==> inputs of run E <==
==> flow/design.v <==
`timescale 100ps/10ps
module triangle(clk, reset, nt, xi, yi, busy, po, xo, yo);
input        clk, reset, nt;
input  [2:0] xi, yi;
output       busy, po;
output [2:0] xo, yo;
reg busy, po;
reg [4:0] state, next_state;  
reg [6:0] x_cor[0:2];         
reg [6:0] y_cor[0:2];         
reg [1:0] s0_count;           
reg s1_count;                 
reg s2_count;                 
reg s7_count;                 
reg [4:0] horiz;              
reg [3:0] out_count;          
reg signed [8:0] a[0:1];      
reg signed [8:0] b[0:1];      
reg signed [8:0] c[0:1];      
reg [3:0] ep, save_ep;        
reg signed [7:0] value;       
reg [1:0] o_idx;              
reg [2:0] xo, yo;             
reg loc;                      
reg [3:0] start;              
parameter s0=5'd0,s1=5'd1,s2=5'd2,s3=5'd3,s4=5'd4,s5=5'd5,s6=5'd6,s7=5'd7;
integer i,j;
always @(posedge clk or posedge reset)begin
    if(reset) state<=s0;
    else state<=next_state;
end
always @(*)begin
    case(state)
        s0:next_state=(s0_count==2'd3)?s1:s0;
        s1:next_state=(s1_count==1'b1)?s2:s1;
        s2:next_state=(out_count==y_cor[0]||out_count==y_cor[1]||out_count==y_cor[2])?s5:((s2_count==1'b1)?((value==8'd0)?s5:((value[7]==1'b0)?s3:s4)):s2);
        s3:next_state=(o_idx==2'd2)?s5:s2;
        s4:next_state=(o_idx==2'd1)?s5:s2;
        s5:next_state=(out_count==y_cor[0]||out_count==y_cor[2])?s6:((loc==1'b0)?((out_count==y_cor[1])?((start==x_cor[1])?s6:s5):((start==ep)?s6:s5)):((start==x_cor[0])?s6:s5));
        s6:next_state=(out_count==y_cor[2])?s7:s2;
        s7:next_state=(s7_count==1'b1)?s0:s7;
        default:next_state=s0;
    endcase
end
always @(posedge clk or posedge reset)begin
    if(reset) busy<=1'b0;
    else begin
        if(state==s7&&s7_count==1'b1) busy<=1'b0;
        else if(state==s0&&s0_count==2'd0&&nt==1'b0) busy<=1'b0;
        else busy<=1'b1;
    end
end
always @(posedge clk or posedge reset)begin
    if(reset) s0_count<=2'd0;
    else begin
        if(state==s7) s0_count<=2'd0;
        else if(state==s0&&s0_count==2'd0&&nt==1'b0) s0_count<=2'd0;
        else s0_count<=s0_count+2'd1;
    end
end
always @(posedge clk or posedge reset)begin
    if(reset)begin
        s1_count<=1'b0;
    end
    else begin
        if(state==s1) s1_count<=1'b1;
        else s1_count<=1'b0;
    end
end
always @(posedge clk or posedge reset)begin
    if(reset)begin
        s2_count<=1'b0;
    end
    else begin
        if(state==s2) s2_count<=1'b1;
        else s2_count<=1'b0;
    end
end
always @(posedge clk or posedge reset)begin
    if(reset)begin
        s7_count<=1'b0;
    end
    else begin
        if(state==s7) s7_count<=1'b1;
        else s7_count<=1'b0;
    end
end
always @(posedge clk or posedge reset)begin
    if(reset)begin
        loc<=1'b0;
    end
    else begin
        if(state==s1)begin
            if(x_cor[1]>x_cor[0]) loc<=1'b0;
            else loc<=1'b1;
        end
    end
end
always @(posedge clk or posedge reset)begin
    if(reset)begin
        for(i=0;i<2;i=i+1)begin
            a[i]<=9'd0;
        end
    end
    else begin
        case(state)
            s1:begin
                if(loc==1'b0)begin
                    a[0]<=($signed(y_cor[1])-$signed(y_cor[0]));
                    a[1]<=($signed(y_cor[2])-$signed(y_cor[1]));
                end
                else begin
                    a[0]<=($signed(y_cor[1])-$signed(y_cor[0]));
                    a[1]<=(~($signed(y_cor[2])-$signed(y_cor[1])))+9'd1;
                end
            end
        endcase
    end
end
always @(posedge clk or posedge reset)begin
    if(reset)begin
        for(i=0;i<2;i=i+1)begin
            b[i]<=9'd0;
        end
    end
    else begin
        case(state)
            s1:begin
                if(loc==1'b0)begin
                    b[0]<=(~($signed(x_cor[1])-$signed(x_cor[0])))+9'd1;
                    b[1]<=(~($signed(x_cor[2])-$signed(x_cor[1])))+9'd1;
                end
                else begin
                    b[0]<=(~($signed(x_cor[1])-$signed(x_cor[0])))+9'd1;
                    b[1]<=($signed(x_cor[2])-$signed(x_cor[1]));
                end
            end
        endcase
    end
end
always @(posedge clk or posedge reset)begin
    if(reset)begin
        for(i=0;i<2;i=i+1)begin
            c[i]<=9'd0;
        end
    end
    else begin
        case(state)
            s1:begin
                if(loc==1'b0)begin
                    c[0]<=($signed(y_cor[0]*x_cor[1])-$signed(y_cor[1]*x_cor[0]));
                    c[1]<=($signed(y_cor[1]*x_cor[2])-$signed(y_cor[2]*x_cor[1]));
                end
                else begin
                    c[0]<=($signed(y_cor[0]*x_cor[1])-$signed(y_cor[1]*x_cor[0]));
                    c[1]<=(~($signed(y_cor[1]*x_cor[2])-$signed(y_cor[2]*x_cor[1])))+9'd1;
                end
            end
        endcase
    end
end
always @(posedge clk or posedge reset)begin
    if(reset)begin
        for(i=0;i<3;i=i+1)begin
            x_cor[i]<=7'd0;
        end
    end
    else begin
        case(state)
            s0:begin
                x_cor[s0_count]<=xi;
            end
        endcase
    end
end
always @(posedge clk or posedge reset)begin
    if(reset)begin
        for(i=0;i<3;i=i+1)begin
            y_cor[i]<=7'd0;
        end
    end
    else begin
        case(state)
            s0:begin
                y_cor[s0_count]<=yi;
            end
        endcase
    end
end
always @(posedge clk or posedge reset)begin
    if(reset) begin
        horiz<=5'd0;
    end
    else begin
        case(state)
            s1:begin
                horiz<=(x_cor[1]-x_cor[0]);
            end
        endcase
    end
end
always @(posedge clk or posedge reset)begin
    if(reset)begin
        out_count<=4'd0;
    end
    else begin
        case(state)
            s1:out_count<=y_cor[0];
            s6:out_count<=out_count+4'd1;
        endcase
    end
end
always @(posedge clk or posedge reset)begin
    if(reset)begin
        ep<=4'd0;
    end
    else begin
        if(loc==1'b0)begin
            if(state==s6) ep<=save_ep;
            else if(state==s3)begin
                if(out_count<y_cor[1])begin
                    if(o_idx==2'd2) ep<=ep;
                    else ep<=ep+4'd1;
                end
                else ep<=ep-4'd1;
            end
            else if(state==s4)begin
                if(out_count<y_cor[1]) ep<=ep-4'd1;
                else begin
                    if(o_idx==2'd1) ep<=ep;
                    else ep<=ep+4'd1;
                end
            end
            else ep<=ep;
        end
        else begin
            if(state==s6) ep<=save_ep;
            else if(state==s3)begin
                if(out_count<y_cor[1])begin
                    if(o_idx==2'd2) ep<=ep;
                    else ep<=ep-4'd1;
                end
                else ep<=ep+4'd1;
            end
            else if(state==s4)begin
                if(out_count<y_cor[1]) ep<=ep+4'd1;
                else begin
                    if(o_idx==2'd1) ep<=ep;
                    else ep<=ep-4'd1;
                end
            end
            else ep<=ep;
        end
    end
end
always @(posedge clk or posedge reset)begin
    if(reset)begin
        o_idx<=2'd0;
    end
    else begin
        if(state==s3) o_idx<=2'd1;
        else if(state==s4) o_idx<=2'd2;
        else if(state==s5) o_idx<=2'd0;
    end
end
always @(posedge clk or posedge reset)begin
    if(reset)begin
        save_ep<=4'd0;
    end
    else begin
        if(state==s1) save_ep<=(x_cor[0]+x_cor[1])>>1;
    end
end
always @(posedge clk or posedge reset)begin
    if(reset)begin
        value<=8'd0;
    end
    else begin
        if(state==s2) begin
            if(out_count==y_cor[0]||out_count==y_cor[1]||out_count==y_cor[2]) value<=8'd0;
            else if(out_count<y_cor[1]) begin
                value<=(a[0]*$signed(ep))+(b[0]*$signed(out_count))+c[0];
            end
            else begin
                value<=(a[1]*$signed(ep))+(b[1]*$signed(out_count))+c[1];
            end
        end
    end
end
always @(posedge clk or posedge reset)begin
    if(reset) po<=1'b0;
    else if(state==s5) po<=1'b1;
    else po<=1'b0;
end
always @(posedge clk)begin
    if(state==s5) start<=start+4'd1;
    else begin
        if(loc==1'b0) start<=x_cor[0];
        else begin
            if(out_count==y_cor[1]) start<=x_cor[1];
            else start<=ep;
        end
    end
end
always @(posedge clk or posedge reset)begin
    if(reset)begin
        xo<=3'd0;
    end
    else begin
        if(state==s5)begin
            if(out_count==y_cor[0]) xo<=x_cor[0];
            else if(out_count==y_cor[2]) xo<=x_cor[2];
            else xo<=start;
        end
    end
end
always @(posedge clk or posedge reset)begin
    if(reset)begin
        yo<=3'd0;
    end
    else begin
        if(state==s5)begin
            if(out_count==y_cor[0]) yo<=y_cor[0];
            else if(out_count==y_cor[2]) yo<=y_cor[2];
            else yo<=out_count;
        end
    end
end
endmodule
==> flow/run.sh <==
#!/bin/bash
# the make line also repeats each setting of config.mk as NAME=value (left out here)
make -C /OpenROAD-flow-scripts/flow DESIGN_CONFIG=/design/flow/config.mk WORK_HOME=/design/flow/orfs CLKGATE_MAP_FILE= finish
==> flow/config.mk <==
export PLATFORM = sky130hd
export DESIGN_NAME = triangle
export DESIGN_NICKNAME = triangle
export VERILOG_FILES = /design/flow/design.v
export SDC_FILE = /design/flow/constraint.sdc
export NUM_CORES = 4
export LEC_CHECK = 0
export ABC_AREA = 1
export CAP_MARGIN = 20
export CORE_ASPECT_RATIO = 1.42
export CORE_MARGIN = 2
export CORE_UTILIZATION = 72
export CTS_CLUSTER_DIAMETER = 366
export CTS_CLUSTER_SIZE = 99
export SLEW_MARGIN = 20
export TNS_END_PERCENT = 5
==> flow/constraint.sdc <==
create_clock -name core_clock -period 1.2 [get_ports {clk}]
set_input_delay 0.2400 -clock core_clock [delete_from_list [all_inputs] [get_ports {clk}]]
set_output_delay 0.2400 -clock core_clock [all_outputs]
set_load 0.01 [all_outputs]
==> run R (differences from run E) <==
- ABC_AREA: 1 -> not set
- CORE_ASPECT_RATIO: 1.42 -> not set
- CORE_MARGIN: 2 -> 7
- CORE_UTILIZATION: 72 -> 40
- CTS_CLUSTER_DIAMETER: 366 -> not set
- CTS_CLUSTER_SIZE: 99 -> not set
- GPL_TIMING_DRIVEN: not set -> 0
- MIN_ROUTING_LAYER: not set -> met2
- PLACE_DENSITY_LB_ADDON: not set -> 0.15
- TNS_END_PERCENT: 5 -> not set
==> flow/constraint.sdc (replaced) <==
create_clock -name core_clock -period 4.03 [get_ports {clk}]
set_input_delay 0.8060 -clock core_clock [delete_from_list [all_inputs] [get_ports {clk}]]
set_output_delay 0.8060 -clock core_clock [all_outputs]
set_load 0.01 [all_outputs]
==> run Y (differences from run E) <==
- ABC_AREA: 1 -> not set
- CORE_ASPECT_RATIO: 1.42 -> not set
- CORE_UTILIZATION: 72 -> 40
- CTS_CLUSTER_DIAMETER: 366 -> not set
- CTS_CLUSTER_SIZE: 99 -> not set
- TNS_END_PERCENT: 5 -> not set
==> flow/constraint.sdc (replaced) <==
create_clock -name core_clock -period 5.0 [get_ports {clk}]
set_input_delay 1.0000 -clock core_clock [delete_from_list [all_inputs] [get_ports {clk}]]
set_output_delay 1.0000 -clock core_clock [all_outputs]
set_load 0.01 [all_outputs]
==> comparison table <==
Outcome: run Y finished clean; run R finished with violations; run E stopped before the end
Failing step: run Y -; run R -; run E global routing
Reasons for failing layout checks: run Y -; run R setup timing; run E -
Mean cell area of the mapped netlist: run Y 9.77 sq um; run R 9.77 sq um; run E 7.90 sq um
Fin worst setup slack: run Y 319 ps; run R -473 ps; run E -
Path type of the worst min-delay path: run Y flip-flop to flip-flop; run R flip-flop to flip-flop; run E -
Global placer's final weighted congestion: run Y 0.900; run R 0.841; run E 0.963
Cell count of the worst reg-to-reg path: run Y 15; run R 17; run E -
Worst Min Path Start: run Y s7_count$_DFF_PP0_; run R state[5]$_DFF_PP0_; run E -
DR DRC count: run Y 0; run R 0; run E -
Count of plain and timing-repair buffers: run Y 30; run R 63; run E -
Clock tree from TritonCTS: run Y yes; run R yes; run E -
N_diodes: run Y 0; run R 0; run E -
Area enclosed by the die boundary: run Y 25800 sq um; run R 29100 sq um; run E 15300 sq um
Area figure in the yosys stat output: run Y 9820 sq um; run R 9820 sq um; run E 10300 sq um
Startpoint of the most critical setup path: run Y out_count[2]$_DFFE_PP0P_; run R out_count[3]$_DFFE_PP0P_; run E -
LEAKAGE: run Y 5.28 nW; run R 5.47 nW; run E -
Top area contributor share: run Y 25.5%; run R 25.5%; run E 24.3%
Clock distribution power: run Y 0.000739 W; run R 0.000893 W; run E -
Terminus of the critical flop-to-flop path: run Y value[7]$_DFFE_PP0P_; run R value[7]$_DFFE_PP0P_; run E -
Relative contribution of combinational cells to total power: run Y 20.9%; run R 21.4%; run E -
Post-DP Area: run Y 10400 sq um; run R 10600 sq um; run E 12300 sq um
Final Hold Viols: run Y 0; run R 0; run E -
Max_cap viols: run Y 0; run R 0; run E -
Critical Path Sink: run Y value[7]$_DFFE_PP0P_; run R value[7]$_DFFE_PP0P_; run E -
Cell with the most instances on the worst path: run Y sky130_fd_sc_hd__fa_1; run R sky130_fd_sc_hd__fa_1; run E -
Power is estimated from default activity; no workload was simulated.
